==> run.sh <==
#!/bin/bash
# the make line also repeats each setting of config.mk as NAME=value (left out here)
make -C /OpenROAD-flow-scripts/flow DESIGN_CONFIG=/design/flow/config.mk WORK_HOME=/design/flow/orfs CLKGATE_MAP_FILE= finish
==> config.mk <==
export PLATFORM = sky130hd
export DESIGN_NAME = APB_TOP
export DESIGN_NICKNAME = APB_TOP
export VERILOG_FILES = /design/flow/design.v
export SDC_FILE = /design/flow/constraint.sdc
export NUM_CORES = 4
export LEC_CHECK = 0
export CAP_MARGIN = 20
export CORE_MARGIN = 2
export CORE_UTILIZATION = 70
export CTS_CLUSTER_SIZE = 23
export SETUP_SLACK_MARGIN = -0.21
export SLEW_MARGIN = 20
==> constraint.sdc <==
create_clock -name core_clock -period 2.1 [get_ports {PCLK}]
set_input_delay 0.4200 -clock core_clock [delete_from_list [all_inputs] [get_ports {PCLK}]]
set_output_delay 0.4200 -clock core_clock [all_outputs]
set_load 0.01 [all_outputs]
==> design.v <==
module APB_MASTER(PCLK,PRESETn,PREADY,ST,WEN,APB_WADRS,APB_RADRS,APB_WDATA,PRDATA,PSEL,PLSVERR,PENABLE,PWRITE,PADDR,PWDATA,APB_RDATA_OUT);
input ST,WEN;
input [8:0] APB_WADRS,APB_RADRS;
input [7:0] APB_WDATA;
output [7:0] APB_RDATA_OUT;
input PCLK,PRESETn,PREADY;
input [7:0] PRDATA;
output reg PSEL,PLSVERR;
output reg PENABLE,PWRITE;
output reg [8:0] PADDR;
output reg [7:0] PWDATA;
reg [1:0] PS,NS;
localparam  IDLE=2'b00,
            SETUP=2'b01,
            ACCESS=2'b10;
reg setup_error;
reg invalid_setup_error;
reg [7:0] rdata;
assign APB_RDATA_OUT = rdata;
always @(posedge PCLK)
begin
    if(!PRESETn)
        PS<=IDLE;
    else
        PS<=NS;
end
always @(*)
begin
    case(PS)
        IDLE:
        begin
            if(ST)
            begin
                NS=SETUP;
            end
            else
            begin
                NS=IDLE;
            end
        end
        SETUP:
        begin
            NS=ACCESS;
        end
        ACCESS:
        begin
            if(!PREADY)
                NS=ACCESS;
            else
            begin
                if(ST)
                    NS=SETUP;
                else
                    NS=IDLE;
            end
        end
        default:NS=IDLE;
    endcase
end
always @(posedge PCLK)
begin
    if(!PRESETn)
    begin
        PSEL     <= 0;
        PENABLE  <= 0;
        PWRITE   <= 0;
        PADDR    <= 0;
        PWDATA   <= 0;
    end
    else
    case(NS)
        IDLE:
        begin
            PSEL     <= 0;
            PENABLE  <= 0;
            PWRITE   <= 0;
            PADDR    <= 0;
            PWDATA   <= 0;
        end
        SETUP:
        begin
            PSEL    <= 1;
            PENABLE <= 0;
            PWRITE  <= WEN;
            PADDR   <= WEN ? APB_WADRS : APB_RADRS;
            PWDATA  <= APB_WDATA;
        end
        ACCESS:
        begin
            PSEL    <= 1;
            PENABLE <= 1;
        end
        default:
        begin
            PSEL     <= 0;
            PENABLE  <= 0;
            PWRITE   <= 0;
            PADDR    <= 0;
            PWDATA   <= 0;
        end
    endcase
end
always @(posedge PCLK)
begin
    if(!PRESETn)
        rdata <= 0;
    else if (PS == ACCESS && !PWRITE && PREADY)
        rdata <= PRDATA;
end
always @(*)
begin
    if (PADDR > 9'h03F)
        setup_error = 1'b1;
    else
        setup_error = 1'b0;
    invalid_setup_error = setup_error;
end
always @(posedge PCLK)
begin
    if(!PRESETn)
        PLSVERR <= 0;
    else
        PLSVERR <= invalid_setup_error;
end
endmodule
module APB_SLAVE(
 input PCLK,PRESETn,
 input PSEL,PENABLE,PWRITE,
 input [7:0]PADDR,PWDATA,
 output [7:0]PRDATA,
 output reg PREADY );
reg [7:0] mem [0:63];
assign PRDATA = (PADDR < 8'd64) ? mem[PADDR[5:0]] : 8'h00;
always @(*)
begin
 if(!PRESETn)
      PREADY = 0;
 else if(PSEL && PENABLE)
      PREADY = 1;
 else
      PREADY = 0;
end
always @(posedge PCLK)
begin
 if(PREADY && PWRITE && (PADDR < 8'd64))
      mem[PADDR[5:0]] <= PWDATA;
end
endmodule
module APB_TOP(
    input PCLK, PRESETn,
    input ST, WEN,
    input [8:0] APB_WADRS, APB_RADRS,
    input [7:0] APB_WDATA,
    output [7:0] APB_RDATA_OUT,
    output PSLVERR
);
    wire PSEL, PENABLE, PWRITE, PREADY;
    wire [8:0] PADDR;
    wire [7:0] PWDATA, PRDATA;
    APB_MASTER MASTER_INST (
        .PCLK(PCLK),
        .PRESETn(PRESETn),
        .PREADY(PREADY),
        .ST(ST),
        .WEN(WEN),
        .APB_WADRS(APB_WADRS),
        .APB_RADRS(APB_RADRS),
        .APB_WDATA(APB_WDATA),
        .PRDATA(PRDATA),
        .PSEL(PSEL),
        .PLSVERR(PSLVERR),
        .PENABLE(PENABLE),
        .PWRITE(PWRITE),
        .PADDR(PADDR),
        .PWDATA(PWDATA),
        .APB_RDATA_OUT(APB_RDATA_OUT)
    );
    APB_SLAVE SLAVE_INST (
        .PCLK(PCLK),
        .PRESETn(PRESETn),
        .PSEL(PSEL),
        .PENABLE(PENABLE),
        .PWRITE(PWRITE),
        .PADDR(PADDR[7:0]),  
        .PWDATA(PWDATA),
        .PRDATA(PRDATA),
        .PREADY(PREADY)
    );
endmodule
==> results of run 1 <==
layer usage:
| metal | vias to the layer above | GRT usage (%) | wire [um] | part of all wire [%] |
|---|---|---|---|---|
| li1 | 4967 | - | - | - |
| met1 | 6263 | 51.7 | 20000 | 33 |
| met2 | 1236 | 64.4 | 30000 | 49 |
| met3 | 279 | 6.24 | 7740 | 13 |
| met4 | 0 | 16.7 | 3690 | 6.0 |
| met5 | - | 0 | 0 | 0 |
stage by stage:
step | worst slack (ns) | std cells
finish | -0.323 | 1774
global route | -0.311 | 1774
CTS | -0.288 | 1772
detailed placement | -0.848 | 1660
global placement | -0.870 | 1660
floorplan | -0.0670 | 1085
layout make-up:
type | instances | area, um2 | area share, %
clock buffer | 67 | 1430 | 5.49
clock inverter | 24 | 288 | 1.10
inverter | 3 | 11.3 | 0.0432
multi-input combinational | 471 | 5200 | 20.0
sequential | 550 | 16200 | 62.0
tap | 390 | 488 | 1.87
timing repair buffer | 269 | 2470 | 9.50
what timing repair did:
item,CTS,global route
resized,68,32
pin swaps,15,15
cloned,6,1
hold buffers,0,0
setup buffers,26,9
endpoints found under the setup margin,8,8
==> summary.txt, run 1 <==
run results: Yosys top cell by area edfxtp_1, setup slack, reg-to-reg -0.32 ns, Syn Std Cell Area 21300 um2, pin count of the biggest net entering global routing 66, Yosys cell types 38, Logic pwr share 4.4%, XOR/XNOR Area Share 0%, Cell Rows approximately 63, number of iterations in the first detailed-routing pass 7, switching share of power between 20% and 30%, Root Buffer clkbuf_16, Pins Over Slew Limit 0, Initial DRC Count 2453, worst path cell trace buf_12, buf_8, mux4_2, mux4_2, nor2b_2, a2111oi_2, a211o_1, nets 1378, end of the critical path MASTER_INST.rdata[5], Die W 178 um, Final ANT Viol Nets 0, Net Switching 0.00475 W, Placed Instance Area 23600 um2, Int Power about 0.018 W, PortBufs 38, sequential logic power 0.0120 W, Worst Tran Pin Value ~0.65 ns, crit path DAT around 2.9 ns, Tool Warnings 31, filler instances 1147, count leader, synth edfxtp_1, Dominant comb cell multiplexers, Top pwr grp sequential cells, RR Endpoint MASTER_INST.rdata[5], FF-to-FF path depth 7, die height 178 um, fmax 413 MHz, Hold Worst Slack 0.464 ns, critical path required time approximately 2.6 ns, top cells by area edfxtp_1 72%, mux4_2 9.3%, mux2i_1 5.5%, DRC viols 0, DP HPWL 31600 um, worst hold path cell count 2, max-cap violations 0, register share of total power a little over half, drt total wl roughly 60000 um, later-pin clock latency in the skew report 0.57 ns, FP Util a little under three quarters, Clock Power Share 43.0%, Final setup violation count 100, via count 12700, gr ovfl total 0, FA/HA/MAJ Cells, Area Fraction 0.118%, Cells after Synth 1085, mean post-synth cell area around 20 um2, GRT Util Overall 38.7%, clk_skew 0.0220 ns, Core Util, Final 87.4%, DR WL/cell 34.7 um, worst IR drop on VDD about 900 uV, diodes inserted 0, pwr dens 874 nW/um2, fin crit share 115%, CP Depth 7, Lkg Pwr 7.82 nW, total clock network power 0.00978 W, ys async rst share 0%, ys cells ~1100, number of enable flip-flop cells 512, total nets after synthesis 1117, Tmin final 2.42 ns, Post-synth regs 550, DR vias/cell 7.18, final setup margin -0.323 ns, top cells by count 512 x edfxtp_1, 117 x mux2i_1, 88 x mux4_2, routability cong. 0.911, SO Viols setup timing, status failed layout checks, worst-path fanout max 9, core area 29800 um2, critical path class flop to flop, Num CTS Buffers 51, Hold EP MASTER_INST.PWDATA[0], first-pass GRT wire length 85800 um, Slew headroom 56.8%, Hold Fails Final Rpt 0, Area leader share 72.3%, clk sinks 550, dominant register cell edfxtp_1, design area 26000 um2, Power Combinational 0.000995 W, H-tree depth 2, and+or+nand+nor area frac 3.03%, worst min-delay path class primary input to flop, Post-Synth AOI/OAI Area 4.26%, yosys stat area 21300 um2, total power 0.0228 W, synth warn 2, I/O pins 39, HP Start APB_WDATA[0], setup TNS -5.32 ns, CP top delay family multiplexers, CTS max path bufs 3, register share after synthesis 75.9%, Worst path max stage delay 0.57 ns, TritonCTS clock tree yes, antenna violations before repair 0, cell mode on critical path mux4_2, chip area 31800 um2, Worst setup EP type flop, CP bufs+invs 2, vias in the first global route 12700, Post-synth mux share between 15 and 20%, RSZ-0062 raised after global routing yes, Synth-to-Final Area Change 22.5%, critical path's slowest cell mux4_2, CP Launch Type flop, clock slew at reported path FFs 0.07 ns
==> run 2, diff against run 1 <==
CORE_UTILIZATION = 40   (was 70)
CTS_CLUSTER_SIZE = default   (was 23)
SETUP_SLACK_MARGIN = 1.0   (was -0.21)
clock period = 2.05 ns   (was 2.1 ns; I/O delays follow)
==> summary.txt, run 2 <==
run results: clk sinks 550 (unchanged), and+or+nand+nor area frac 3.03% (unchanged), FA/HA/MAJ Cells, Area Fraction 0.118% (unchanged), Post-synth regs 550 (unchanged), register share after synthesis 75.9% (unchanged), FP Util 40.4% (-31 points), Int Power 0.0187 W (+3.8%), Num CTS Buffers 56 (+9.8%), CP Launch Type flop, Logic pwr share 4.4% (about the same), worst IR drop on VDD 623 uV (-30%), critical path required time 2.55 ns (about the same), Tool Warnings 30 (-3.2%), diodes inserted 0 (unchanged), CP Depth 8 (+1), Post-synth mux share 15.0% (unchanged), first-pass GRT wire length 76300 um (-11%), Area leader share 72.3% (unchanged), Clock Power Share 43.3% (+0.3 points), Cells after Synth 1085 (unchanged), die height 235 um (+32%), Placed Instance Area 24800 um2 (+5.0%), DP HPWL 33200 um (+5.0%), status failed layout checks, Hold Fails Final Rpt 0 (unchanged), Die W 235 um (+32%), clock slew at reported path FFs 0.06 ns (about the same), HP Start APB_WDATA[3], later-pin clock latency in the skew report 0.61 ns (+0.04 ns), Pins Over Slew Limit 0 (unchanged), DRC viols 0 (unchanged), design area 28100 um2 (+7.8%), Worst path max stage delay 0.55 ns (-0.02 ns), Top pwr grp sequential cells, vias in the first global route 11700 (-8.0%), gr ovfl total 0 (unchanged), crit path DAT 2.96 ns (+0.09 ns), switching share of power 20.3% (-0.53 points), PortBufs 38 (unchanged), core area 52600 um2 (+76%), GRT Util Overall 19.2% (-19 points), Final setup violation count 8 (-92%), total clock network power 0.0102 W (+4%), filler instances 4125 (+260%), XOR/XNOR Area Share 0% (unchanged), count leader, synth edfxtp_1, fin crit share 120% (+4.8 points), synth warn 2 (unchanged), routability cong. 0.834 (-8.5%), Root Buffer clkbuf_16, TritonCTS clock tree yes, FF-to-FF path depth 8 (+1), number of enable flip-flop cells 512 (unchanged), top cells by count 512 x edfxtp_1, 117 x mux2i_1, 88 x mux4_2, Slew headroom 60.9% (+4.1 points), ys async rst share 0% (unchanged), drt total wl 51700 um (-16%), Power Combinational 0.00104 W (+5%), I/O pins 39 (unchanged), H-tree depth 2 (unchanged), Yosys cell types 38 (unchanged), Hold Worst Slack 0.416 ns (-0.0487 ns), critical path's slowest cell mux4_2, Synth-to-Final Area Change 32.1%, CTS max path bufs 3 (unchanged), ys cells 1085 (unchanged), total nets after synthesis 1117 (unchanged), DR vias/cell 5.44 (-24%), Syn Std Cell Area 21300 um2 (unchanged), number of iterations in the first detailed-routing pass 5 (-2), pin count of the biggest net entering global routing 66 (unchanged), via count 11400 (-10%), chip area 55000 um2 (+73%), Lkg Pwr 8.17 nW (+4.5%), setup slack, reg-to-reg -0.41 ns (-0.09 ns), total power 0.0235 W (+3.1%), Tmin final 2.46 ns (+0.0401 ns), SO Viols setup timing, max-cap violations 0 (unchanged), Net Switching 0.00477 W (+0.52%), pre-CTS setup slack -0.616 ns (+0.232 ns), Worst Tran Pin Value 0.585 ns (-0.0630 ns), fmax 406 MHz (-1.6%), Hold EP MASTER_INST.PWDATA[3], Final ANT Viol Nets 0 (unchanged), Yosys top cell by area edfxtp_1, end of the critical path MASTER_INST.rdata[2], cell mode on critical path mux4_2, final setup margin -0.413 ns (-0.0901 ns), worst hold path cell count 2 (unchanged), worst min-delay path class primary input to flop, Worst setup EP type flop, Initial DRC Count 986 (-60%), CP top delay family multiplexers, mean post-synth cell area 19.6 um2 (unchanged), nets 1396 (+1.3%), Dominant comb cell multiplexers, antenna violations before repair 0 (unchanged), sequential logic power 0.0123 W (about the same), yosys stat area 21300 um2 (unchanged), RR Endpoint MASTER_INST.rdata[2], register share of total power 52.3% (-0.4 points), CP bufs+invs 3 (+1), Post-Synth AOI/OAI Area 4.26% (unchanged), Cell Rows 84 (+33%), worst path cell trace buf_16, buf_12, mux4_2, mux4_2, nor2b_2, a2111oi_2, buf_2, a211o_1, critical path class flop to flop, RSZ-0062 raised after global routing yes, top cells by area edfxtp_1 72%, mux4_2 9.3%, mux2i_1 5.5%, dominant register cell edfxtp_1, clk_skew 0.0184 ns (-0.00358 ns), pwr dens 836 nW/um2 (-4.3%), worst-path fanout max 7 (-2), DR WL/cell 24.6 um (-29%)
run 2: layout make-up:
cell class | count | area (um2) | share of cell area (%)
Multi-Input combinational cell | 473 | 5770 | 20.6
Clock buffer | 74 | 1490 | 5.30
Tap cell | 688 | 861 | 3.07
Timing Repair Buffer | 280 | 3410 | 12.1
Sequential cell | 550 | 16200 | 57.7
Clock inverter | 32 | 353 | 1.26
Inverter | 3 | 11.3 | 0.0401
run 2: per-layer routing:
layer / GRT usage [%] / vias up / part of all wire [%]
met5: 0 / - / 0
met4: 6.09 / 0 / 2.6
met3: 3.29 / 85 / 6.3
met2: 30.9 / 362 / 49
met1: 26.7 / 5949 / 42
li1: - / 5022 / -
run 2: what timing repair did:
| item | in CTS | in global routing |
|---|---|---|
| gates cloned | 4 | 2 |
| gates resized | 175 | 87 |
| pin swaps | 31 | 27 |
| setup buffers | 34 | 16 |
| setup endpoints to repair | 693 | 693 |
| hold buffers | 0 | 0 |
run 2: stage by stage:
step | setup TNS [ns] | cells | util, %
finish | -2.80 | 2100 | 53.4
global placement | -177.45 | 1937 | 47.2
detailed placement | -182.77 | 1938 | 47.2
floorplan | -0.00634 | 1085 | -
global route | -3.34 | 2100 | 53.4
CTS | -2.63 | 2082 | 52.5
==> run 3, diff against run 2 <==
ABC_AREA = 1   (was default)
CAP_MARGIN = 35   (was 20)
CELL_PAD_IN_SITES_DETAIL_PLACEMENT = 2   (was default)
CELL_PAD_IN_SITES_GLOBAL_PLACEMENT = 0   (was default)
CORE_ASPECT_RATIO = 1.19   (was default)
CORE_UTILIZATION = 50   (was 40)
CTS_CLUSTER_DIAMETER = 140   (was default)
CTS_CLUSTER_SIZE = 75   (was default)
GPL_ROUTABILITY_DRIVEN = 1   (was default)
GPL_TIMING_DRIVEN = 0   (was default)
MIN_ROUTING_LAYER = met2   (was default)
PLACE_DENSITY_LB_ADDON = 0.24   (was default)
SETUP_SLACK_MARGIN = default   (was 1.0)
SLEW_MARGIN = 0   (was 20)
TNS_END_PERCENT = 80   (was default)
clock period = 2.25 ns   (was 2.05 ns; I/O delays follow)
==> summary.txt, run 3 <==
run results: dominant register cell edfxtp_1, status stopped before the end, FP Util 50.7% (+10 points), top cells by area edfxtp_1 69%, nand2_1 11%, nand3_1 10%, DP HPWL 66300 um (+100%), yosys stat area 22400 um2 (+5.2%), Post-Synth AOI/OAI Area 0.794% (-3.5 points), Post-synth regs 550 (unchanged), tool error [ERROR GRT-0232] Routing congestion too high. Check the congestion heatmap in the GUI., Stop stage global routing, Die W 198 um (-16%), Area leader share 68.7% (-3.6 points), Post-synth mux share 0.403% (-15 points), Syn Std Cell Area 22400 um2 (+5.2%), register share after synthesis 72.1% (-3.8 points), number of enable flip-flop cells 512 (unchanged), Post-Place Cells 2555 (+32%), Dominant comb cell simple AND/OR/NAND/NOR gates, Root Buffer clkbuf_16, H-tree depth 1 (-1), Cell Rows 84 (unchanged), Yosys cell types 24 (-37%), XOR/XNOR Area Share 0% (unchanged), GRT Util Overall 84.3%, count leader, synth nand2_1, ys async rst share 0% (unchanged), mean post-synth cell area 11.5 um2 (-41%), die height 235 um (about the same), top cells by count 680 x nand2_1, 512 x edfxtp_1, 447 x nand3_1, routability cong. 1.01 (+21%), Yosys top cell by area edfxtp_1, synth warn 2 (unchanged), CTS max path bufs 3 (unchanged), chip area 46400 um2 (-16%), PortBufs 37 (-2.6%), gr ovfl total 45, I/O pins 39 (unchanged), FA/HA/MAJ Cells, Area Fraction 0.112% (-0.0058 points), core area 44100 um2 (-16%), Cells after Synth 1937 (+79%), Num CTS Buffers 11 (-80%), ys cells 1937 (+79%), clk sinks 550 (unchanged), total nets after synthesis 1969 (+76%), and+or+nand+nor area frac 22.8% (+20 points), Placed Instance Area 23700 um2 (-4.4%)
## run 3: per-stage QoR
stage | hold WS, ns | util, % | setup slack, ns | setup TNS (ns) | total power, W
2_1_floorplan | 0.432 | - | 0.382 | 0 | 0.0119
3_3_place_gp | 0.449 | 53.1 | -1.20 | -777.22 | 0.0124
3_5_place_dp | 0.472 | 53.7 | -1.58 | -628.99 | 0.0126
4_1_cts | 0.390 | 57.2 | -0.0657 | -2.23 | 0.0164
## run 3: repair_timing
item,in CTS
resized,245
buffers inserted,31
pin swaps,19
setup endpoints to repair,544
hold buffers,0
## run 3: layer usage
metal	GRT usage [%]	GRT overflow
met4	71.1	9
met1	-	-
met2	87.2	9
met5	68.3	5
met3	90.8	22
==> run 4, diff against run 3 <==
ABC_AREA = default   (was 1)
CAP_MARGIN = 0   (was 35)
CELL_PAD_IN_SITES_DETAIL_PLACEMENT = default   (was 2)
CELL_PAD_IN_SITES_GLOBAL_PLACEMENT = default   (was 0)
CORE_ASPECT_RATIO = 0.66   (was 1.19)
CORE_MARGIN = 3   (was 2)
CORE_UTILIZATION = 40   (was 50)
CTS_CLUSTER_DIAMETER = default   (was 140)
CTS_CLUSTER_SIZE = default   (was 75)
GPL_ROUTABILITY_DRIVEN = default   (was 1)
GPL_TIMING_DRIVEN = default   (was 0)
MIN_ROUTING_LAYER = default   (was met2)
PLACE_DENSITY_LB_ADDON = default   (was 0.24)
SLEW_MARGIN = 20   (was 0)
TNS_END_PERCENT = 20   (was 80)
clock period = 2.7 ns   (was 2.25 ns; I/O delays follow)
==> summary.txt, run 4 <==
run results: Lkg Pwr about 7 nW, total nets after synthesis 1117 (-43%), Syn Std Cell Area 21300 um2 (-5.0%), top cells by count 512 x edfxtp_1, 117 x mux2i_1, 88 x mux4_2, DR WL/cell roughly 25 um, TritonCTS clock tree yes, register share after synthesis 75.9% (+3.8 points), and+or+nand+nor area frac 3.03% (-20 points), synth warn 2 (unchanged), count leader, synth edfxtp_1, Logic pwr share 3.4%, CTS max path bufs 3 (unchanged), drt total wl 50500 um, switching share of power about 20%, clk_skew 0.0154 ns, DRC viols 0, DP HPWL 32700 um (-51%), top cells by area edfxtp_1 72%, mux4_2 9.3%, mux2i_1 5.5%, CP bufs+invs 3, RSZ-0062 raised after global routing no, Post-synth regs 550 (unchanged), Pins Over Slew Limit 0, Synth-to-Final Area Change 18.6%, sequential logic power 0.00934 W, Num CTS Buffers 49 (+38), vias in the first global route 10800, Hold Fails Final Rpt 0, fmax 387 MHz, ys cells 1085 (-44%), Final setup violation count 0, postcts setup bufs 0 (-100%), Cells after Synth 1085 (-44%), Placed Instance Area 23500 um2 (-0.75%), Worst setup EP type flop, Post-Synth AOI/OAI Area 4.26% (+3.5 points), worst path cell trace buf_4, buf_4, mux2i_1, a22o_1, a221oi_1, o22ai_1, a2111oi_0, buf_4, a211o_1, Root Buffer clkbuf_16, gr ovfl total 0, clk sinks 550 (unchanged), critical path required time 3.22 ns, worst-path fanout max 10, FA/HA/MAJ Cells, Area Fraction 0.118% (+0.0058 points), worst hold path cell count 2, Clock Power Share 42.3%, max-cap violations 0, via count 11000, Initial DRC Count 1202, pin count of the biggest net entering global routing approximately 57, CP Depth 9, nets 1294, pwr dens 682 nW/um2, Worst Tran Pin Value slightly below 0.9 ns, mean post-synth cell area 19.6 um2 (+70%), Area leader share 72.3% (+3.6 points), DR vias/cell about 5.5, later-pin clock latency in the skew report 0.57 ns, Yosys top cell by area edfxtp_1, Int Power 0.0138 W, die height 193 um (-18%), number of enable flip-flop cells 512 (unchanged), Net Switching 0.00344 W, first-pass GRT wire length 73900 um, critical path class flop to flop, XOR/XNOR Area Share 0% (unchanged), number of iterations in the first detailed-routing pass 5, status no timing/DRC/antenna violations, H-tree depth 2 (+1), Die W 290 um (+46%), fin crit share 95.8%, ys async rst share 0% (unchanged), setup TNS 0 ns, routability cong. 0.862 (-14%), clock slew at reported path FFs 0.07 ns, filler instances 4238, Yosys cell types 38 (+58%), Dominant comb cell multiplexers, end of the critical path MASTER_INST.rdata[7], Tool Warnings 27, Tmin final 2.59 ns, CP Launch Type flop, Cell Rows 67 (-20%), worst IR drop on VDD 542 uV, core area 51600 um2 (+17%), design area 25200 um2, setup slack, reg-to-reg 0.11 ns, Slew headroom 41.9%, Hold Worst Slack 0.489 ns, I/O pins 39 (unchanged), cell mode on critical path buf_4, RR Endpoint MASTER_INST.rdata[7], dominant register cell edfxtp_1, Top pwr grp sequential cells, yosys stat area 21300 um2 (-5.0%), chip area 56000 um2 (+21%), Hold EP MASTER_INST.PS[1], GRT Util Overall 18.0%, crit path DAT 3.10 ns, PortBufs 38 (+2.7%), critical path's slowest cell a2111oi_0, worst min-delay path class flop to flop, Worst path max stage delay 0.49 ns, FP Util 41.2% (-9.5 points), antenna violations before repair 0, HP Start MASTER_INST.PS[2], register share of total power 54.3%, total clock network power between 0.007 and 0.008 W, Post-synth mux share 15.0% (+15 points), CP top delay family AND-OR/OR-AND gates, FF-to-FF path depth 9, Power Combinational 0.000588 W, Final ANT Viol Nets 0
==> run 4: final cells by class <==
class | instances | area, um2 | share of cell area (%)
Antenna cell | 1 | 2.50 | 0.00992
Tap cell | 690 | 863 | 3.42
Timing Repair Buffer | 187 | 1730 | 6.85
Clock inverter | 32 | 367 | 1.45
Multi-Input combinational cell | 471 | 4790 | 19.0
Clock buffer | 57 | 1300 | 5.15
Sequential cell | 550 | 16200 | 64.1
Inverter | 3 | 11.3 | 0.0447
==> run 4: per-stage QoR <==
step	total power [W]	util, %	worst slack (ns)	instances
detailed placement	0.0101	45.6	-0.00596	1901
CTS	0.0173	48.8	0.0741	1990
finish	0.0172	48.8	0.114	1991
global placement	0.0101	45.6	-0.0418	1901
floorplan	0.00983	-	0.413	1085
global route	0.0177	48.8	0.00431	1990
==> run 4: layer usage <==
metal	share of wire (%)	GRT usage (%)	wire length, um
met5	0	0.345	0
met4	1.4	3.27	722
met3	8.9	4.45	4510
met2	43	25.1	22000
met1	46	28.7	23300
==> run 4: repair_timing <==
action,in CTS,in global routing
hold endpoints to repair,0,0
hold buffers,0,0
setup endpoints to repair,0,1
gates resized,0,3
==> run 5, diff against run 4 <==
CAP_MARGIN = 20   (was 0)
CORE_ASPECT_RATIO = default   (was 0.66)
CORE_MARGIN = 2   (was 3)
CORE_UTILIZATION = 67   (was 40)
CTS_CLUSTER_SIZE = 25   (was default)
SETUP_SLACK_MARGIN = 1.0   (was default)
TNS_END_PERCENT = default   (was 20)
clock period = 1.2 ns   (was 2.7 ns; I/O delays follow)
==> summary.txt, run 5 <==
run results: status failed layout checks, SO Viols setup timing, final setup margin -1.38 ns (-1.50 ns), DR vias/cell 7.02 (+28%), H-tree depth 2 (unchanged), DR WL/cell 34.3 um (+35%), CP bufs+invs 3 (unchanged), sequential logic power 0.0210 W (+120%), ys async rst share 0% (unchanged), switching share of power 21.5% (+1.5 points), end of the critical path MASTER_INST.rdata[5], Final setup violation count 556 (+556), register area 16200 um2 (+0.19%), nets 1407 (+8.7%), Area leader share 72.3% (unchanged), Core Util, Final 88.9% (+40 points), CP Launch Type flop, Pins Over Slew Limit 0 (unchanged), Hold EP MASTER_INST.PWDATA[5], Slew headroom 33.0% (-8.9 points), Placed Instance Area 24400 um2 (+3.8%), Die W 182 um (-37%), chip area 33200 um2 (-41%), Post-synth mux share 15.0% (unchanged), Lkg Pwr 8.26 nW (+14%), Hold Fails Final Rpt 0 (unchanged), via count 12800 (+17%), vias in the first global route 13000 (+21%), Tmin final 2.58 ns (-0.00490 ns), routability cong. 0.848 (-1.7%), Final ANT Viol Nets 0 (unchanged), synth warn 2 (unchanged), Yosys cell types 38 (unchanged), Yosys top cell by area edfxtp_1, drt total wl 62500 um (+24%), gr ovfl total 0 (unchanged), mean post-synth cell area 19.6 um2 (unchanged), clock slew at reported path FFs 0.06 ns (about the same), max-cap violations 0 (unchanged), worst path cell trace buf_12, buf_4, mux4_2, mux2i_1, buf_4, a2111oi_1, a211o_1, DP HPWL 30300 um (-7.4%), first-pass GRT wire length 87900 um (+19%), FF-to-FF path depth 7 (-2), top cells by area edfxtp_1 72%, mux4_2 9.3%, mux2i_1 5.5%, I/O pins 39 (unchanged), CP top delay family AND-OR/OR-AND gates, setup slack, reg-to-reg -1.38 ns (-1.50 ns), Post-synth regs 550 (unchanged), top cells by count 512 x edfxtp_1, 117 x mux2i_1, 88 x mux4_2, Net Switching 0.00846 W (+150%), HP Start APB_WDATA[5], design area 27900 um2 (+11%), critical path required time 1.71 ns (-1.51 ns), Cells after Synth 1085 (unchanged), count leader, synth edfxtp_1, Power Combinational 0.00206 W (+250%), number of iterations in the first detailed-routing pass 5 (unchanged), CTS max path bufs 3 (unchanged), Worst path max stage delay 0.91 ns (+0.42 ns), DRC viols 0 (unchanged), Syn Std Cell Area 21300 um2 (unchanged), dominant register cell edfxtp_1, crit path DAT 3.09 ns (about the same), filler instances 1108 (-74%), pin count of the biggest net entering global routing 66 (+16%), worst-path fanout max 44 (+34), Logic pwr share 5.2% (+1.8 points), GRT Util Overall 37.5% (+20 points), Top pwr grp sequential cells, FA/HA/MAJ Cells, Area Fraction 0.118% (unchanged), XOR/XNOR Area Share 0% (unchanged), worst hold path cell count 2 (unchanged), Worst setup EP type flop, Hold Worst Slack 0.272 ns (-0.217 ns), RSZ-0062 raised after global routing yes, total nets after synthesis 1117 (unchanged), RR Endpoint MASTER_INST.rdata[5], total power 0.0394 W (+130%), Num CTS Buffers 52 (+6.1%), critical path class flop to flop, die height 182 um (-5.8%), total clock network power 0.0164 W (+130%), later-pin clock latency in the skew report 0.59 ns (+0.02 ns), CP Depth 7 (-2), clk_skew 0.0208 ns (+0.00535 ns), Tool Warnings 32 (+19%), Post-Synth AOI/OAI Area 4.26% (unchanged), Initial DRC Count 2044 (+70%), Cell Rows 65 (-3.0%), TritonCTS clock tree yes, Worst Tran Pin Value 1.00 ns (+0.131 ns), PortBufs 38 (unchanged), FP Util 67.7% (+27 points), ys cells 1085 (unchanged), Int Power 0.0309 W (+120%), critical path's slowest cell a2111oi_1, worst IR drop on VDD 1730 uV (+220%), register share of total power 53.2% (-1.1 points), and+or+nand+nor area frac 3.03% (unchanged), Dominant comb cell multiplexers, antenna violations before repair 2 (+2), yosys stat area 21300 um2 (unchanged), Comb gate area 5760 um2 (+20%), fin crit share 215% (+120 points), cell mode on critical path buf_4, register share after synthesis 75.9% (unchanged), worst min-delay path class primary input to flop, clk sinks 550 (unchanged), Root Buffer clkbuf_16, fmax 387 MHz (+0.19%), Synth-to-Final Area Change 31.4%, number of enable flip-flop cells 512 (unchanged), core area 31400 um2 (-39%), Clock Power Share 41.5% (-0.8 points), pwr dens 1410 nW/um2 (+110%)
run 5: area by class of cell:
cell class | count | area share (%)
repair buffers | 293 | 13.6
well taps | 402 | 1.80
multi-input cells | 475 | 20.6
clock buffers | 68 | 5.14
inverters | 3 | 0.0403
clock inverters | 27 | 0.789
flip-flops and latches | 550 | 58.0
diodes | 1 | 0.00896
run 5: routing by layer:
metal	routed length (um)	vias to the layer above	track usage (%)
li1	-	5057	-
met1	21000	6409	50.1
met2	30400	1065	60.9
met3	7490	231	7.14
met4	3570	2	18.1
met5	16	-	0
run 5: stage by stage:
stage	worst slack, ns	setup TNS [ns]	cells
after floorplan	-0.840	-406.69	1085
after global placement	-1.71	-546.94	1652
after detailed placement	-1.76	-555.87	1652
after CTS	-1.18	-284.67	1811
after global routing	-1.40	-331.13	1818
final	-1.38	-308.68	1819
run 5: what timing repair did:
item	CTS	global route
gates resized	187	31
hold buffers	0	0
buffers inserted	43	6
gates cloned	21	1
endpoints found under the hold margin	0	0
setup endpoints to repair	1071	1071
pin swaps	40	20
==> run 6, diff against run 5 <==
CORE_UTILIZATION = 40   (was 67)
CTS_CLUSTER_SIZE = default   (was 25)
SETUP_SLACK_MARGIN = -0.21   (was 1.0)
clock period = 2.47 ns   (was 1.2 ns; I/O delays follow)
==> summary.txt, run 6 <==
run results: status failed layout checks, SO Viols setup timing, Top pwr grp sequential cells, worst IR drop on VDD 473 uV (-73%), worst path cell trace buf_12, buf_12, mux2i_1, a22o_1, a221oi_1, o22ai_1, a2111oi_0, buf_4, a211o_1, worst min-delay path class flop to flop, Pins Over Slew Limit 0 (unchanged), total clock network power 0.00820 W (-50%), ys async rst share 0% (unchanged), DR WL/cell 24.2 um (-29%), Core Util, Final 49.1% (-40 points), pin count of the biggest net entering global routing 66 (unchanged), Hold Worst Slack 0.463 ns (+0.192 ns), top cells by area edfxtp_1 72%, mux4_2 9.3%, mux2i_1 5.5%, crit path DAT 3.17 ns (+0.08 ns), Power Combinational 0.000670 W (-67%), end of the critical path MASTER_INST.rdata[3], and+or+nand+nor area frac 3.03% (unchanged), Worst Tran Pin Value 0.846 ns (-0.157 ns), cell mode on critical path buf_12, max-cap violations 0 (unchanged), HP Start MASTER_INST.PADDR[8], Syn Std Cell Area 21300 um2 (unchanged), sequential logic power 0.0102 W (-51%), setup slack, reg-to-reg -0.15 ns (+1.23 ns), Routed met2 length 23100 um (-24%), Post-CTS Hold Buffers 0 (unchanged), vias in the first global route 11400 (-13%), CP Depth 9 (+2), diodes inserted 0 (-1), switching share of power 19.9% (-1.6 points), chip area 55000 um2 (+66%), I/O pins 39 (unchanged), yosys stat area 21300 um2 (unchanged), worst hold path cell count 2 (unchanged), DRC viols 0 (unchanged), critical path required time 3.02 ns (+1.31 ns), Logic pwr share 3.5% (-1.7 points), FF-to-FF path depth 9 (+2), clock slew at reported path FFs 0.06 ns (about the same), Post-Place Cells 1945 (+18%), Post-synth regs 550 (unchanged), pre-CTS setup slack -0.719 ns (+1.04 ns), critical path's slowest cell a2111oi_0, fmax 381 MHz (-1.5%), Yosys cell types 38 (unchanged), clk sinks 550 (unchanged), critical path class flop to flop, Final ANT Viol Nets 0 (unchanged), GRT Util Overall 18.6% (-19 points), H-tree depth 2 (unchanged), M1 WL 21900 um (+4.2%), RR Endpoint MASTER_INST.rdata[3], register share after synthesis 75.9% (unchanged), CP bufs+invs 3 (unchanged), DP HPWL 33000 um (+8.9%), mean post-synth cell area 19.6 um2 (unchanged), Die W 235 um (+29%), Synth-to-Final Area Change 21.3%, CP Launch Type flop, CP top delay family AND-OR/OR-AND gates, Cell Rows 84 (+29%), Int Power 0.0153 W (-51%), clk_skew 0.0179 ns (-0.00292 ns), nets 1350 (-4.1%), routability cong. 0.859 (+1.3%), Lkg Pwr 7.60 nW (-8.0%), dominant register cell edfxtp_1, fin crit share 106% (-110 points), top cells by count 512 x edfxtp_1, 117 x mux2i_1, 88 x mux4_2, Worst path max stage delay 0.50 ns (-0.41 ns), Clock Power Share 43.0% (+1.5 points), drt total wl 49700 um (-20%), Dominant comb cell multiplexers, pwr dens 740 nW/um2 (-48%), Tool Warnings 27 (-16%), Post-synth mux share 15.0% (unchanged), Net Switching 0.00380 W (-55%), total nets after synthesis 1117 (unchanged), FP Util 40.4% (-27 points), Yosys top cell by area edfxtp_1, FA/HA/MAJ Cells, Area Fraction 0.118% (unchanged), CTS max path bufs 3 (unchanged), antenna violations before repair 0 (-2), Hold EP MASTER_INST.PADDR[8], final setup margin -0.152 ns (+1.23 ns), core area 52600 um2 (+67%), later-pin clock latency in the skew report 0.60 ns (about the same), Post-Synth AOI/OAI Area 4.26% (unchanged), gr ovfl total 0 (unchanged), Met3 Wirelength 3090 um (-59%), Initial DRC Count 945 (-54%), post-route non-filler standard cell count 2052 (+13%), Worst setup EP type flop, Num CTS Buffers 54 (+3.8%), DR vias/cell 5.44 (-23%), ys cells 1085 (unchanged), TritonCTS clock tree yes, first-pass GRT wire length 73600 um (-16%), count leader, synth edfxtp_1, Slew headroom 42.1% (+9.2 points), Root Buffer clkbuf_16, register share of total power 53.5% (+0.3 points), Area leader share 72.3% (unchanged), XOR/XNOR Area Share 0% (unchanged), via count 11200 (-13%), synth warn 2 (unchanged), Tmin final 2.62 ns (+0.0406 ns), Final setup violation count 6 (-99%), die height 235 um (+29%), worst-path fanout max 38 (-14%), filler instances 4355 (+290%), PortBufs 38 (unchanged), number of enable flip-flop cells 512 (unchanged), setup TNS -0.542 ns (+308.14 ns), Top Layer Used met4, Hold Fails Final Rpt 0 (unchanged), Cells after Synth 1085 (unchanged), number of iterations in the first detailed-routing pass 4 (-1)
## run 6: metal layers
layer / up-vias / GRT usage (%)
met3: 84 / 3.62
met4: 0 / 6.25
met1: 5794 / 26.1
met5: - / 0
met2: 362 / 29.1
li1: 4918 / -
## run 6: repair_timing
item / in CTS / in global routing
resized: 3 / 1
setup endpoints to repair: 3 / 4
setup buffers: 0 / 5
pin swaps: 0 / 0
## run 6: area by class of cell
type                            count  area (um2)  area share [%]
Clock buffer                       85        1630            6.31
Clock inverter                     17         163           0.631
Inverter                            3        11.3          0.0437
Multi-Input combinational cell    471        4790            18.6
Sequential cell                   550       16200            62.6
Tap cell                          688         861            3.34
Timing Repair Buffer              238        2180            8.46
## run 6: through the flow
step | total power, W | cell area (um2)
2_1_floorplan | 0.0108 | 21300
3_3_place_gp | 0.0111 | 23900
3_5_place_dp | 0.0111 | 23900
4_1_cts | 0.0192 | 25700
5_1_grt | 0.0196 | 25800
6_report | 0.0191 | 25800
==> run 7, diff against run 6 <==
SETUP_SLACK_MARGIN = 1.0   (was -0.21)
clock period = 2.7 ns   (was 2.47 ns; I/O delays follow)
==> summary.txt, run 7 <==
run results: status no timing/DRC/antenna violations, number of iterations in the first detailed-routing pass 5 (+1), FF-to-FF path depth 7 (-2), critical path required time 3.19 ns (+0.17 ns), Final ANT Viol Nets 0 (unchanged), CP Launch Type flop, Initial DRC Count 1039 (+9.9%), critical path class flop to flop, Net Switching 0.00355 W (-6.5%), PortBufs 38 (unchanged), Post-Synth AOI/OAI Area 4.26% (unchanged), XOR/XNOR Area Share 0% (unchanged), GRT Util Overall 18.5% (-0.085 points), critical path's slowest cell mux4_2, Slew headroom 45.6% (+3.4 points), CP Depth 7 (-2), Final setup violation count 0 (-6), Die W 235 um (unchanged), Post-synth regs 550 (unchanged), later-pin clock latency in the skew report 0.60 ns (about the same), post-route non-filler standard cell count 1979 (-3.6%), count leader, synth edfxtp_1, mean post-synth cell area 19.6 um2 (unchanged), Core Util, Final 50.0% (+0.93 points), Yosys cell types 38 (unchanged), yosys stat area 21300 um2 (unchanged), I/O pins 39 (unchanged), clk sinks 550 (unchanged), RSZ-0062 raised after global routing yes, fmax 409 MHz (+7.2%), total clock network power 0.00732 W (-11%), diodes inserted 0 (unchanged), Logic pwr share 3.8% (+0.3 points), antenna violations before repair 0 (unchanged), ys cells 1085 (unchanged), first-pass GRT wire length 73800 um (+0.33%), Worst path max stage delay 0.54 ns (+0.04 ns), CTS max path bufs 3 (unchanged), Synth-to-Final Area Change 23.6%, TritonCTS clock tree yes, Hold Fails Final Rpt 0 (unchanged), Placed Instance Area 23500 um2 (-1.6%), register share of total power 54.0% (+0.5 points), Hold EP MASTER_INST.PADDR[8], and+or+nand+nor area frac 3.03% (unchanged), Power Combinational 0.000652 W (-3%), H-tree depth 2 (unchanged), DR WL/cell 24.8 um (+2.2%), nets 1278 (-5.3%), Tmin final 2.44 ns (-0.177 ns), die height 235 um (unchanged), dominant register cell edfxtp_1, number of enable flip-flop cells 512 (unchanged), total power 0.0173 W (-9.2%), register area 16200 um2 (+0.25%), fin crit share 90.5% (-16 points), Yosys top cell by area edfxtp_1, Syn Std Cell Area 21300 um2 (unchanged), Num CTS Buffers 55 (+1.9%), crit path DAT 2.93 ns (-0.24 ns), top cells by count 512 x edfxtp_1, 117 x mux2i_1, 88 x mux4_2, Area leader share 72.3% (unchanged), clk_skew 0.0183 ns (+0.000480 ns), synth warn 2 (unchanged), DRC viols 0 (unchanged), setup slack, reg-to-reg 0.26 ns (+0.41 ns), switching share of power 20.5% (+0.59 points), register share after synthesis 75.9% (unchanged), worst min-delay path class flop to flop, top cells by area edfxtp_1 72%, mux4_2 9.3%, mux2i_1 5.5%, Lkg Pwr 7.31 nW (-3.9%), worst-path fanout max 8 (-79%), FP Util 40.4% (unchanged), Root Buffer clkbuf_16, core area 52600 um2 (unchanged), total nets after synthesis 1117 (unchanged), Worst Tran Pin Value 0.817 ns (-0.0295 ns), Cell Rows 84 (unchanged), Tool Warnings 30 (+11%), ys async rst share 0% (unchanged), drt total wl 49000 um (-1.4%), via count 10800 (-3.5%), worst hold path cell count 2 (unchanged), Worst setup EP type flop, setup TNS 0 ns (+0.542 ns), Int Power 0.0138 W (-9.9%), CP bufs+invs 2 (-1), Comb gate area 5560 um2 (+16%), worst IR drop on VDD 728 uV (+54%), DR vias/cell 5.44 (about the same), pin count of the biggest net entering global routing 66 (unchanged), Clock Power Share 42.2% (-0.8 points), Post-synth mux share 15.0% (unchanged), clock slew at reported path FFs 0.07 ns (about the same), routability cong. 0.853 (-0.71%), gr ovfl total 0 (unchanged), max-cap violations 0 (unchanged), Top pwr grp sequential cells, HP Start MASTER_INST.PADDR[8], vias in the first global route 11100 (-2.3%), Dominant comb cell multiplexers, worst path cell trace buf_12, buf_4, mux4_2, mux4_2, nor2b_2, a2111oi_1, a211o_1, FA/HA/MAJ Cells, Area Fraction 0.118% (unchanged), RR Endpoint MASTER_INST.rdata[1], CP top delay family multiplexers, chip area 55000 um2 (unchanged), DP HPWL 30300 um (-8.1%), Post-Place Cells 1824 (-6.2%), end of the critical path MASTER_INST.rdata[1], cell mode on critical path mux4_2, filler instances 4262 (-2.1%), Pins Over Slew Limit 0 (unchanged), pwr dens 660 nW/um2 (-11%), design area 26300 um2 (+1.9%), Cells after Synth 1085 (unchanged), sequential logic power 0.00936 W (-8%)
[run 7: timing repair]
item	in CTS	in global routing
endpoints found under the setup margin	544	526
cloned	2	1
buffers inserted	36	14
hold buffers	0	0
resized	98	36
pin swaps	20	24
[run 7: layer usage]
layer  share of wire, %  vias up  GRT usage [%]  wire, um
met5                  0        -              0         0
met4                2.1        0           4.85      1020
met3                5.6       72           3.59      2750
met2                 49      303           29.7     23800
met1                 44     5600           26.0     21400
li1                   -     4796              -         -
[run 7: cell type report]
cell class / instances / share of cell area (%)
timing repair buffer: 165 / 7.36
tap: 688 / 3.28
clock inverter: 38 / 1.16
clock buffer: 64 / 5.37
inverter: 3 / 0.0429
sequential: 550 / 61.6
multi-input combinational: 471 / 21.2
[run 7: per-stage QoR]
step	hold slack [ns]	setup slack [ns]
after floorplan	0.433	0.562
after global placement	0.449	0.0810
after detailed placement	0.450	0.0455
after CTS	0.437	0.266
after global routing	0.477	0.196
final	0.461	0.255
==> run 8, diff against run 7 <==
CORE_UTILIZATION = 72   (was 40)
CTS_CLUSTER_DIAMETER = 44   (was default)
CTS_CLUSTER_SIZE = 40   (was default)
HOLD_SLACK_MARGIN = -0.1   (was default)
SETUP_SLACK_MARGIN = 0.59   (was 1.0)
clock period = 2.42 ns   (was 2.7 ns; I/O delays follow)
==> summary.txt, run 8 <==
run results: DR WL/cell 40.5 um (+63%), Met3 Wirelength 10100 um (+270%), Worst setup EP type flop, Dominant comb cell multiplexers, Logic pwr share 4.3% (+0.5 points), ys cells 1085 (unchanged), Power Combinational 0.000832 W (+28%), and+or+nand+nor area frac 3.03% (unchanged), CP Depth 7 (unchanged), Top Layer Used met5, Die W 176 um (-25%), GRT Util Overall 41.1% (+23 points), Core Util, Final 90.1% (+40 points), max-cap violations 0 (unchanged), ys async rst share 0% (unchanged), Placed Instance Area 23400 um2 (-0.60%), DP HPWL 30800 um (+1.7%), Cells after Synth 1085 (unchanged), Final ANT Viol Nets 0 (unchanged), Net Switching 0.00448 W (+26%), top cells by area edfxtp_1 72%, mux4_2 9.3%, mux2i_1 5.5%, Root Buffer clkbuf_16, Tool Warnings 33 (+10%), Slew headroom 21.4% (-24 points), critical path class flop to flop, critical path required time 2.86 ns (-0.33 ns), Int Power 0.0147 W (+6.6%), HP Start MASTER_INST.PADDR[8], register share of total power 54.5% (+0.5 points), Post-Synth AOI/OAI Area 4.26% (unchanged), count leader, synth edfxtp_1, Initial DRC Count 2883 (+180%), Yosys top cell by area edfxtp_1, Num CTS Buffers 45 (-18%), Synth-to-Final Area Change 22.3%, Post-synth mux share 15.0% (unchanged), gr ovfl total 0 (unchanged), design area 26000 um2 (-1.0%), post-route non-filler standard cell count 1685 (-15%), crit path DAT 3.17 ns (+0.24 ns), clock slew at reported path FFs 0.09 ns (+0.02 ns), Routed met2 length 31800 um (+33%), worst-path fanout max 41 (+33), critical path's slowest cell mux2i_1, dominant register cell edfxtp_1, Cell Rows 62 (-26%), fmax 366 MHz (-11%), RR Endpoint MASTER_INST.rdata[4], Yosys cell types 38 (unchanged), setup slack, reg-to-reg -0.32 ns (-0.57 ns), nets 1296 (+1.4%), M1 WL 21300 um (-0.62%), register share after synthesis 75.9% (unchanged), setup TNS -1.50 ns (-1.50 ns), PortBufs 38 (unchanged), CP Launch Type flop, RSZ-0062 raised after global routing yes, FA/HA/MAJ Cells, Area Fraction 0.118% (unchanged), vias in the first global route 12600 (+14%), Post-Place Cells 1552 (-15%), worst IR drop on VDD 633 uV (-13%), Final setup violation count 8 (+8), pin count of the biggest net entering global routing 66 (unchanged), end of the critical path MASTER_INST.rdata[4], FF-to-FF path depth 7 (unchanged), SO Viols setup timing, switching share of power 23.4% (+2.9 points), Hold Worst Slack 0.509 ns (+0.0476 ns), Worst path max stage delay 0.61 ns (+0.07 ns), Area leader share 72.3% (unchanged), Post-synth regs 550 (unchanged), clk sinks 550 (unchanged), synth warn 2 (unchanged), FP Util 73.6% (+33 points), XOR/XNOR Area Share 0% (unchanged), first-pass GRT wire length 89200 um (+21%), CP top delay family AND-OR/OR-AND gates, number of iterations in the first detailed-routing pass 8 (+3), sequential logic power 0.0105 W (+10%), Worst Tran Pin Value 1.18 ns (+0.359 ns), filler instances 893 (-79%), DRC viols 0 (unchanged), Hold EP MASTER_INST.PADDR[8], clk_skew 0.0270 ns (+0.00865 ns), final setup margin -0.315 ns (-0.571 ns), routability cong. 0.911 (+6.9%), Clock Power Share 41.1% (-1.1 points), die height 176 um (-25%), via count 13300 (+23%), total nets after synthesis 1117 (unchanged), chip area 30900 um2 (-44%), I/O pins 39 (unchanged), Lkg Pwr 7.45 nW (+2.0%), total clock network power 0.00788 W (+7.7%), number of enable flip-flop cells 512 (unchanged), worst min-delay path class flop to flop, TritonCTS clock tree yes, Hold Fails Final Rpt 0 (unchanged), H-tree depth 2 (unchanged), fin crit share 113% (+22 points), DR vias/cell 7.87 (+45%), worst hold path cell count 2 (unchanged), antenna violations before repair 3 (+3), drt total wl 68300 um (+39%), CTS max path bufs 3 (unchanged), later-pin clock latency in the skew report 0.58 ns (-0.02 ns), status failed layout checks, Tmin final 2.74 ns (+0.291 ns), CP bufs+invs 2 (unchanged), pwr dens 737 nW/um2 (+12%), Top pwr grp sequential cells, mean post-synth cell area 19.6 um2 (unchanged), Syn Std Cell Area 21300 um2 (unchanged), Pins Over Slew Limit 0 (unchanged), yosys stat area 21300 um2 (unchanged), top cells by count 512 x edfxtp_1, 117 x mux2i_1, 88 x mux4_2, worst path cell trace buf_12, buf_4, mux2i_1, a22oi_1, a21oi_1, nor4_2, a211o_1, core area 28900 um2 (-45%)
==> run 8: stage by stage <==
stage | worst slack [ns] | power (W)
after detailed placement | -0.279 | 0.0113
final | -0.315 | 0.0192
after global placement | -0.153 | 0.0113
after global routing | -0.259 | 0.0193
after floorplan | 0.303 | 0.0110
after CTS | -0.0296 | 0.0187
==> run 8: per-layer routing <==
layer  vias up  global-route usage (%)
met5         -                       0
met4         2                    21.8
met3       378                    9.83
met2      1576                    63.9
met1      6488                    55.4
li1       4813                       -
==> run 8: layout make-up <==
| cell class | instances | area, um2 | share of cell area (%) |
|---|---|---|---|
| Sequential cell | 550 | 16200 | 62.2 |
| Antenna cell | 1 | 2.50 | 0.00963 |
| Timing Repair Buffer | 191 | 2180 | 8.39 |
| Tap cell | 384 | 480 | 1.85 |
| Clock buffer | 50 | 1190 | 4.57 |
| Inverter | 3 | 11.3 | 0.0433 |
| Multi-Input combinational cell | 473 | 5640 | 21.7 |
| Clock inverter | 33 | 319 | 1.23 |
==> run 8: what timing repair did <==
action,in CTS,in global routing
resized,73,60
hold endpoints to repair,0,0
gates cloned,2,4
pin swaps,45,29
hold buffers,0,0
endpoints found under the setup margin,543,545
setup buffers,23,20
==> run 9, diff against run 8 <==
ABC_AREA = 1   (was default)
CORE_UTILIZATION = 70   (was 72)
CTS_CLUSTER_DIAMETER = default   (was 44)
PLACE_DENSITY = 0.76   (was default)
SETUP_SLACK_MARGIN = 0.42   (was 0.59)
clock period = 1.37 ns   (was 2.42 ns; I/O delays follow)
==> summary.txt, run 9 <==
run results: Int Power 0.0278 W (+89%), Post-synth mux share 0.403% (-15 points), worst min-delay path class primary input to flop, clk_skew 0.0220 ns (-0.00496 ns), status failed layout checks, worst-path fanout max 8 (-80%), FP Util 71.1% (-2.6 points), pin count of the biggest net entering global routing 66 (unchanged), cell mode on critical path nand2_1, Pins Over Slew Limit 0 (unchanged), Lkg Pwr 10.9 nW (+46%), diodes inserted 0 (-1), number of iterations in the first detailed-routing pass 7 (-1), DRC viols 0 (unchanged), Net Switching 0.00825 W (+84%), HP Start APB_WDATA[1], CP Launch Type flop, clock slew at reported path FFs 0.07 ns (-0.02 ns), top cells by area edfxtp_1 69%, nand2_1 11%, nand3_1 10%, top cells by count 680 x nand2_1, 512 x edfxtp_1, 447 x nand3_1, first-pass GRT wire length 98800 um (+11%), Dominant comb cell simple AND/OR/NAND/NOR gates, core area 31500 um2 (+9.1%), FA/HA/MAJ Cells, Area Fraction 0.112% (-0.0058 points), worst path cell trace buf_12, clkinv_16, buf_4, buf_6, nand2_1, nand3_1, nand3_1, nand2_2, nand2_1, nand3_2, nand3_2, nand2_4, nand2_1, a21oi_2, Top pwr grp sequential cells, total clock network power 0.0153 W (+94%), Tool Warnings 30 (-9.1%), Hold Fails Final Rpt 0 (unchanged), sequential logic power 0.0183 W (+74%), Synth-to-Final Area Change 27.9%, FF-to-FF path depth 14 (+7), drt total wl 77300 um (+13%), dominant register cell edfxtp_1, switching share of power 22.9% (-0.48 points), DR vias/cell 7.03 (-11%), CP bufs+invs 4 (+2), worst IR drop on VDD 1370 uV (+120%), yosys stat area 22400 um2 (+5.2%), GRT Util Overall 40.4% (-0.74 points), Initial DRC Count 3367 (+17%), Die W 183 um (+3.9%), final setup margin -0.899 ns (-0.584 ns), DR WL/cell 29.9 um (-26%), clk sinks 550 (unchanged), RSZ-0062 raised after global routing yes, CP Depth 14 (+7), Num CTS Buffers 52 (+16%), register share after synthesis 72.1% (-3.8 points), routability cong. 0.974 (+6.9%), pwr dens 1260 nW/um2 (+71%), crit path DAT 2.78 ns (-0.39 ns), gr ovfl total 0 (unchanged), Final ANT Viol Nets 0 (unchanged), Cell Rows 65 (+4.8%), nets 2174 (+68%), count leader, synth nand2_1, CTS max path bufs 3 (unchanged), vias in the first global route 16900 (+34%), design area 28600 um2 (+10%), mean post-synth cell area 11.5 um2 (-41%), Placed Instance Area 24400 um2 (+4.1%), Final setup violation count 549 (+541), PortBufs 38 (unchanged), Slew headroom 46.8% (+25 points), XOR/XNOR Area Share 0% (unchanged), Yosys cell types 24 (-37%), setup slack, reg-to-reg -0.90 ns (-0.58 ns), antenna violations before repair 0 (-3), Hold EP MASTER_INST.PWDATA[1], SO Viols setup timing, end of the critical path MASTER_INST.rdata[6], Clock Power Share 42.4% (+1.3 points), Post-CTS Hold Buffers 0 (unchanged), critical path class flop to flop, RR Endpoint MASTER_INST.rdata[6], CP top delay family simple AND/OR/NAND/NOR gates, fmax 441 MHz (+21%), and+or+nand+nor area frac 22.8% (+20 points), worst hold path cell count 3 (+1), fin crit share 166% (+53 points), Core Util, Final 90.9% (+0.78 points), later-pin clock latency in the skew report 0.60 ns (+0.02 ns), Tmin final 2.27 ns (-0.466 ns), H-tree depth 2 (unchanged), Post-Place Cells 2447 (+58%), Cells after Synth 1937 (+79%), Syn Std Cell Area 22400 um2 (+5.2%), number of enable flip-flop cells 512 (unchanged), register share of total power 50.9% (-3.6 points), critical path's slowest cell dfxtp_4, Worst Tran Pin Value 0.796 ns (-0.379 ns), ys cells 1937 (+79%), via count 18200 (+37%), critical path required time 1.88 ns (-0.98 ns), ys async rst share 0% (unchanged), max-cap violations 0 (unchanged), chip area 33400 um2 (+8.0%), Root Buffer clkbuf_16, TritonCTS clock tree yes, Worst path max stage delay 0.37 ns (-0.24 ns), Logic pwr share 6.7% (+2.4 points), DP HPWL 35700 um (+16%), I/O pins 39 (unchanged), Yosys top cell by area edfxtp_1, Post-synth regs 550 (unchanged), Worst setup EP type flop, Post-Synth AOI/OAI Area 0.794% (-3.5 points), total nets after synthesis 1969 (+76%), post-route non-filler standard cell count 2585 (+53%), die height 183 um (+3.9%), synth warn 2 (unchanged), Area leader share 68.7% (-3.6 points), Power Combinational 0.00240 W (+190%)
## run 9: timing repair
item | 4_1_cts | 5_1_grt
setup endpoints to repair | 556 | 681
pin swaps | 19 | 53
cloned | 7 | 9
resized | 358 | 163
buffers inserted | 18 | 9
## run 9: cell type report
| type | instances | area [um2] |
|---|---|---|
| fill | 1087 | 2870 |
| timing repair inverter | 1 | 20.0 |
| multi-input combinational | 1245 | 6710 |
| clock inverter | 31 | 379 |
| sequential | 550 | 16200 |
| inverter | 29 | 139 |
| timing repair buffer | 263 | 3310 |
| tap | 402 | 503 |
| clock buffer | 64 | 1380 |
## run 9: stage by stage
stage / TNS [ns] / power, W / hold slack [ns] / setup WS [ns]
after floorplan: -215.25 / 0.0196 / 0.350 / -0.366
after detailed placement: -525.62 / 0.0204 / 0.465 / -1.04
final: -261.71 / 0.0360 / 0.242 / -0.899
after CTS: -224.98 / 0.0350 / 0.225 / -0.587
after global placement: -492.92 / 0.0203 / 0.457 / -0.966
after global routing: -283.02 / 0.0365 / 0.253 / -0.903
## run 9: routing by layer
layer / global-route usage [%] / share of wire (%)
met5: 0 / 0
met4: 22.4 / 7.8
met3: 9.25 / 15
met2: 65.0 / 46
met1: 51.7 / 31
==> run 10, diff against run 9 <==
ABC_AREA = default   (was 1)
PLACE_DENSITY = default   (was 0.76)
SETUP_SLACK_MARGIN = -0.12   (was 0.42)
clock period = 1.38 ns   (was 1.37 ns; I/O delays follow)
==> summary.txt, run 10 <==
run results: cell mode on critical path buf_4, top cells by area edfxtp_1 72%, mux4_2 9.3%, mux2i_1 5.5%, fmax 349 MHz (-21%), DP HPWL 31300 um (-12%), GRT Util Overall 42.9% (+2.5 points), Clock Power Share 43.5% (+1.1 points), yosys stat area 21300 um2 (-5.0%), sequential logic power 0.0182 W (about the same), register share after synthesis 75.9% (+3.8 points), count leader, synth edfxtp_1, Final setup violation count 556 (+1.3%), design area 27100 um2 (-5.1%), Root Buffer clkbuf_16, synth warn 2 (unchanged), RSZ-0062 raised after global routing yes, vias in the first global route 13300 (-21%), DRC viols 0 (unchanged), total clock network power 0.0154 W (about the same), critical path's slowest cell a2111oi_4, mean post-synth cell area 19.6 um2 (+70%), worst min-delay path class primary input to flop, H-tree depth 2 (unchanged), dominant register cell edfxtp_1, number of iterations in the first detailed-routing pass 10 (+3), final setup margin -1.48 ns (-0.584 ns), Num CTS Buffers 52 (unchanged), and+or+nand+nor area frac 3.03% (-20 points), pin count of the biggest net entering global routing 66 (unchanged), status failed layout checks, worst path cell trace buf_12, buf_4, nor2_4, buf_4, a22o_1, a221oi_2, o22ai_2, a2111oi_4, a211o_1, routability cong. 0.882 (-9.5%), Post-synth mux share 15.0% (+15 points), clk_skew 0.0267 ns (+0.00463 ns), FA/HA/MAJ Cells, Area Fraction 0.118% (+0.0058 points), total nets after synthesis 1117 (-43%), crit path DAT 3.38 ns (+0.60 ns), post-route non-filler standard cell count 1761 (-32%), max-cap violations 0 (unchanged), later-pin clock latency in the skew report 0.59 ns (about the same), nets 1360 (-37%), end of the critical path MASTER_INST.rdata[6], Hold Fails Final Rpt 0 (unchanged), Hold EP MASTER_INST.PWDATA[4], core area 29800 um2 (-5.3%), die height 178 um (-2.5%), CP bufs+invs 3 (-1), Post-Synth AOI/OAI Area 4.26% (+3.5 points), Placed Instance Area 24200 um2 (-0.57%), Hold Worst Slack 0.332 ns (+0.0901 ns), Dominant comb cell multiplexers, pwr dens 1300 nW/um2 (+3.5%), drt total wl 76200 um (-1.5%), Lkg Pwr 7.86 nW (-28%), fin crit share 207% (+42 points), Int Power 0.0273 W (-1.8%), worst hold path cell count 2 (-1), CP top delay family AND-OR/OR-AND gates, Logic pwr share 5.0% (-1.7 points), register share of total power 51.5% (+0.6 points), ys async rst share 0% (unchanged), Initial DRC Count 3154 (-6.3%), CP Launch Type flop, top cells by count 512 x edfxtp_1, 117 x mux2i_1, 88 x mux4_2, Slew headroom 46.7% (-0.19 points), Power Combinational 0.00177 W (-26%), I/O pins 39 (unchanged), CP Depth 9 (-5), critical path class flop to flop, setup TNS -262.86 ns (-1.14 ns), filler instances 809 (-26%), RR Endpoint MASTER_INST.rdata[6], Cells after Synth 1085 (-44%), number of enable flip-flop cells 512 (unchanged), DR vias/cell 8.04 (+14%), Final ANT Viol Nets 0 (unchanged), TritonCTS clock tree yes, Syn Std Cell Area 21300 um2 (-5.0%), first-pass GRT wire length 94600 um (-4.2%), clk sinks 550 (unchanged), XOR/XNOR Area Share 0% (unchanged), via count 14200 (-22%), Tmin final 2.86 ns (+0.594 ns), critical path required time 1.90 ns (+0.02 ns), Worst path max stage delay 0.73 ns (+0.36 ns), clock slew at reported path FFs 0.08 ns (about the same), Worst Tran Pin Value 0.800 ns (+0.00377 ns), Yosys top cell by area edfxtp_1, Net Switching 0.00809 W (-1.9%), setup slack, reg-to-reg -1.48 ns (-0.58 ns), Worst setup EP type flop, chip area 31800 um2 (-4.9%), gr ovfl total 0 (unchanged), Yosys cell types 38 (+58%), antenna violations before repair 5 (+5), worst-path fanout max 10 (+2), HP Start APB_WDATA[4], SO Viols setup timing, DR WL/cell 43.3 um (+45%), Tool Warnings 32 (+6.7%), Synth-to-Final Area Change 27.7%, Post-Place Cells 1616 (-34%), worst IR drop on VDD 1810 uV (+33%), Area leader share 72.3% (+3.6 points), CTS max path bufs 3 (unchanged), FF-to-FF path depth 9 (-5), Post-synth regs 550 (unchanged), PortBufs 38 (unchanged), FP Util 71.3% (+0.27 points), Cell Rows 63 (-3.1%), Top pwr grp sequential cells, Die W 178 um (-2.5%), switching share of power 22.8% (-0.036 points), ys cells 1085 (-44%), Pins Over Slew Limit 0 (unchanged)
[run 10: metal layers]
| metal | vias to the layer above | global-route usage [%] | wire [um] |
|---|---|---|---|
| li1 | 4949 | - | - |
| met1 | 6746 | 55.4 | 21800 |
| met2 | 1877 | 67.8 | 34900 |
| met3 | 579 | 10.7 | 12000 |
| met4 | 4 | 24.4 | 7370 |
| met5 | - | 0 | 24 |
[run 10: area by class of cell]
class                      instances  area, um2  area share (%)
inverter                           3       11.3          0.0415
tap                              390        488            1.80
timing repair buffer             248       2890            10.6
sequential                       550      16200            59.6
antenna                            3       7.51          0.0277
multi-input combinational        473       5870            21.6
clock inverter                    28        320            1.18
clock buffer                      66       1390            5.10
[run 10: per-stage QoR]
step / utilization (%) / power [W] / worst slack, ns
2_1_floorplan: - / 0.0193 / -0.660
3_3_place_gp: 81.3 / 0.0199 / -1.34
3_5_place_dp: 81.3 / 0.0199 / -1.35
4_1_cts: 89.5 / 0.0342 / -0.993
5_1_grt: 91.1 / 0.0356 / -1.39
6_report: 91.1 / 0.0354 / -1.48
[run 10: repair_timing]
| action | 4_1_cts | 5_1_grt |
|---|---|---|
| pin swaps | 23 | 26 |
| resized | 108 | 36 |
| cloned | 5 | 1 |
| setup buffers | 28 | 17 |
| hold buffers | 0 | 0 |
| endpoints found under the setup margin | 553 | 553 |
==> run 11, diff against run 10 <==
ABC_AREA = 1   (was default)
CORE_UTILIZATION = 72   (was 70)
CTS_CLUSTER_SIZE = default   (was 40)
HOLD_SLACK_MARGIN = default   (was -0.1)
SETUP_SLACK_MARGIN = 0.58   (was -0.12)
TNS_END_PERCENT = 5   (was default)
clock period = 1.95 ns   (was 1.38 ns; I/O delays follow)
==> summary.txt, run 11 <==
run results: cell mode on critical path nand2_1, pin count of the biggest net entering global routing 66 (unchanged), fin crit share 116% (-91 points), critical path class flop to flop, total nets after synthesis 1969 (+76%), RSZ-0062 raised after global routing yes, Post-synth mux share 0.403% (-15 points), Tmin final 2.26 ns (-0.601 ns), antenna violations before repair 0 (-5), diodes inserted 0 (-3), Yosys cell types 24 (-37%), DR WL/cell 30.2 um (-30%), Post-Synth AOI/OAI Area 0.794% (-3.5 points), H-tree depth 2 (unchanged), TritonCTS clock tree yes, synth warn 2 (unchanged), clock slew at reported path FFs 0.07 ns (about the same), setup TNS -2.07 ns (+260.79 ns), critical path's slowest cell dfxtp_4, dominant register cell edfxtp_1, filler instances 1001 (+24%), Net Switching 0.00570 W (-30%), Dominant comb cell simple AND/OR/NAND/NOR gates, end of the critical path MASTER_INST.rdata[3], worst-path fanout max 12 (+2), drt total wl 76300 um (+0.13%), worst IR drop on VDD 884 uV (-51%), top cells by count 680 x nand2_1, 512 x edfxtp_1, 447 x nand3_1, RR Endpoint MASTER_INST.rdata[3], Root Buffer clkbuf_16, and+or+nand+nor area frac 22.8% (+20 points), CP top delay family simple AND/OR/NAND/NOR gates, Hold EP MASTER_INST.PWDATA[7], Logic pwr share 6.2% (+1.2 points), Tool Warnings 33 (+3.1%), total power 0.0252 W (-29%), gr ovfl total 0 (unchanged), clk sinks 550 (unchanged), CP Depth 15 (+6), status failed layout checks, FP Util 73.1% (+1.8 points), register share after synthesis 72.1% (-3.8 points), Initial DRC Count 3795 (+20%), FA/HA/MAJ Cells, Area Fraction 0.112% (-0.0058 points), Area leader share 68.7% (-3.6 points), Pins Over Slew Limit 0 (unchanged), vias in the first global route 16500 (+23%), critical path required time 2.42 ns (+0.52 ns), Synth-to-Final Area Change 25.0%, Top pwr grp sequential cells, DRC viols 0 (unchanged), Routed met2 length 35400 um (+1.2%), worst hold path cell count 3 (+1), Final ANT Viol Nets 0 (unchanged), ys cells 1937 (+79%), Post-synth regs 550 (unchanged), chip area 32500 um2 (+2.3%), core area 30600 um2 (+2.7%), CTS max path bufs 3 (unchanged), sequential logic power 0.0129 W (-29%), fmax 442 MHz (+27%), Hold Fails Final Rpt 0 (unchanged), Die W 180 um (+1.1%), M1 WL 23000 um (+5.1%), Final setup violation count 16 (-97%), Num CTS Buffers 52 (unchanged), HP Start APB_WDATA[7], Cells after Synth 1937 (+79%), count leader, synth nand2_1, DR vias/cell 7.10 (-12%), Clock Power Share 42.6% (-0.9 points), total clock network power 0.0107 W (-31%), routability cong. 0.886 (+0.48%), later-pin clock latency in the skew report 0.61 ns (+0.02 ns), Slew headroom 50.0% (+3.3 points), Worst path max stage delay 0.37 ns (-0.36 ns), final setup margin -0.312 ns (+1.17 ns), Yosys top cell by area edfxtp_1, SO Viols setup timing, Post-CTS Hold Buffers 0 (unchanged), register share of total power 51.2% (-0.3 points), number of enable flip-flop cells 512 (unchanged), ys async rst share 0% (unchanged), via count 17900 (+27%), setup slack, reg-to-reg -0.31 ns (+1.17 ns), Cell Rows 64 (+1.6%), Lkg Pwr 10.7 nW (+36%), Worst Tran Pin Value 0.750 ns (-0.0506 ns), nets 2123 (+56%), worst min-delay path class primary input to flop, Int Power 0.0195 W (-29%), max-cap violations 0 (unchanged), mean post-synth cell area 11.5 um2 (-41%), first-pass GRT wire length 96500 um (+2.0%), Power Combinational 0.00157 W (-11%), PortBufs 38 (unchanged), Met3 Wirelength 11700 um (-2.6%), I/O pins 39 (unchanged), Worst setup EP type flop, worst path cell trace buf_12, inv_16, buf_16, buf_12, buf_16, nand2_1, nand3_1, nand3_1, nand2_1, nand2_1, nand3_2, nand3_2, nand2_2, nand2_1, a21oi_2, pwr dens 902 nW/um2 (-31%), die height 180 um (+1.1%)
[run 11: area by class of cell]
class | count | area (um2) | area share [%]
Sequential cell | 550 | 16200 | 57.8
Multi-Input combinational cell | 1245 | 6550 | 23.4
Timing Repair Buffer | 211 | 2850 | 10.2
Clock buffer | 68 | 1410 | 5.06
Tap cell | 396 | 495 | 1.77
Clock inverter | 25 | 328 | 1.17
Inverter | 29 | 141 | 0.506
Timing Repair inverter | 2 | 22.5 | 0.0806
[run 11: stage by stage]
| stage | hold slack (ns) | setup WS, ns | instances | utilization, % | cell area (um2) |
|---|---|---|---|---|---|
| floorplan | 0.431 | 0.174 | 1937 | - | 22400 |
| detailed placement | 0.462 | -0.534 | 2402 | 78.9 | 24100 |
| global route | 0.354 | -0.304 | 2526 | 91.4 | 28000 |
| CTS | 0.364 | 0.00113 | 2518 | 87.3 | 26700 |
| finish | 0.332 | -0.312 | 2526 | 91.4 | 28000 |
| global placement | 0.465 | -0.479 | 2402 | 78.9 | 24100 |
[run 11: repair_timing]
action | in CTS | in global routing
endpoints found under the setup margin | 554 | 555
buffers inserted | 12 | 2
pin swaps | 17 | 93
resized | 103 | 301
gates cloned | 11 | 6
[run 11: metal layers]
layer  global-route usage, %  up-vias
met5                       0        -
met4                    18.6        0
met3                    7.42      542
met2                    64.9     2034
met1                    52.3     8297
li1                        -     7069
Power and IR drop assume default switching activity.
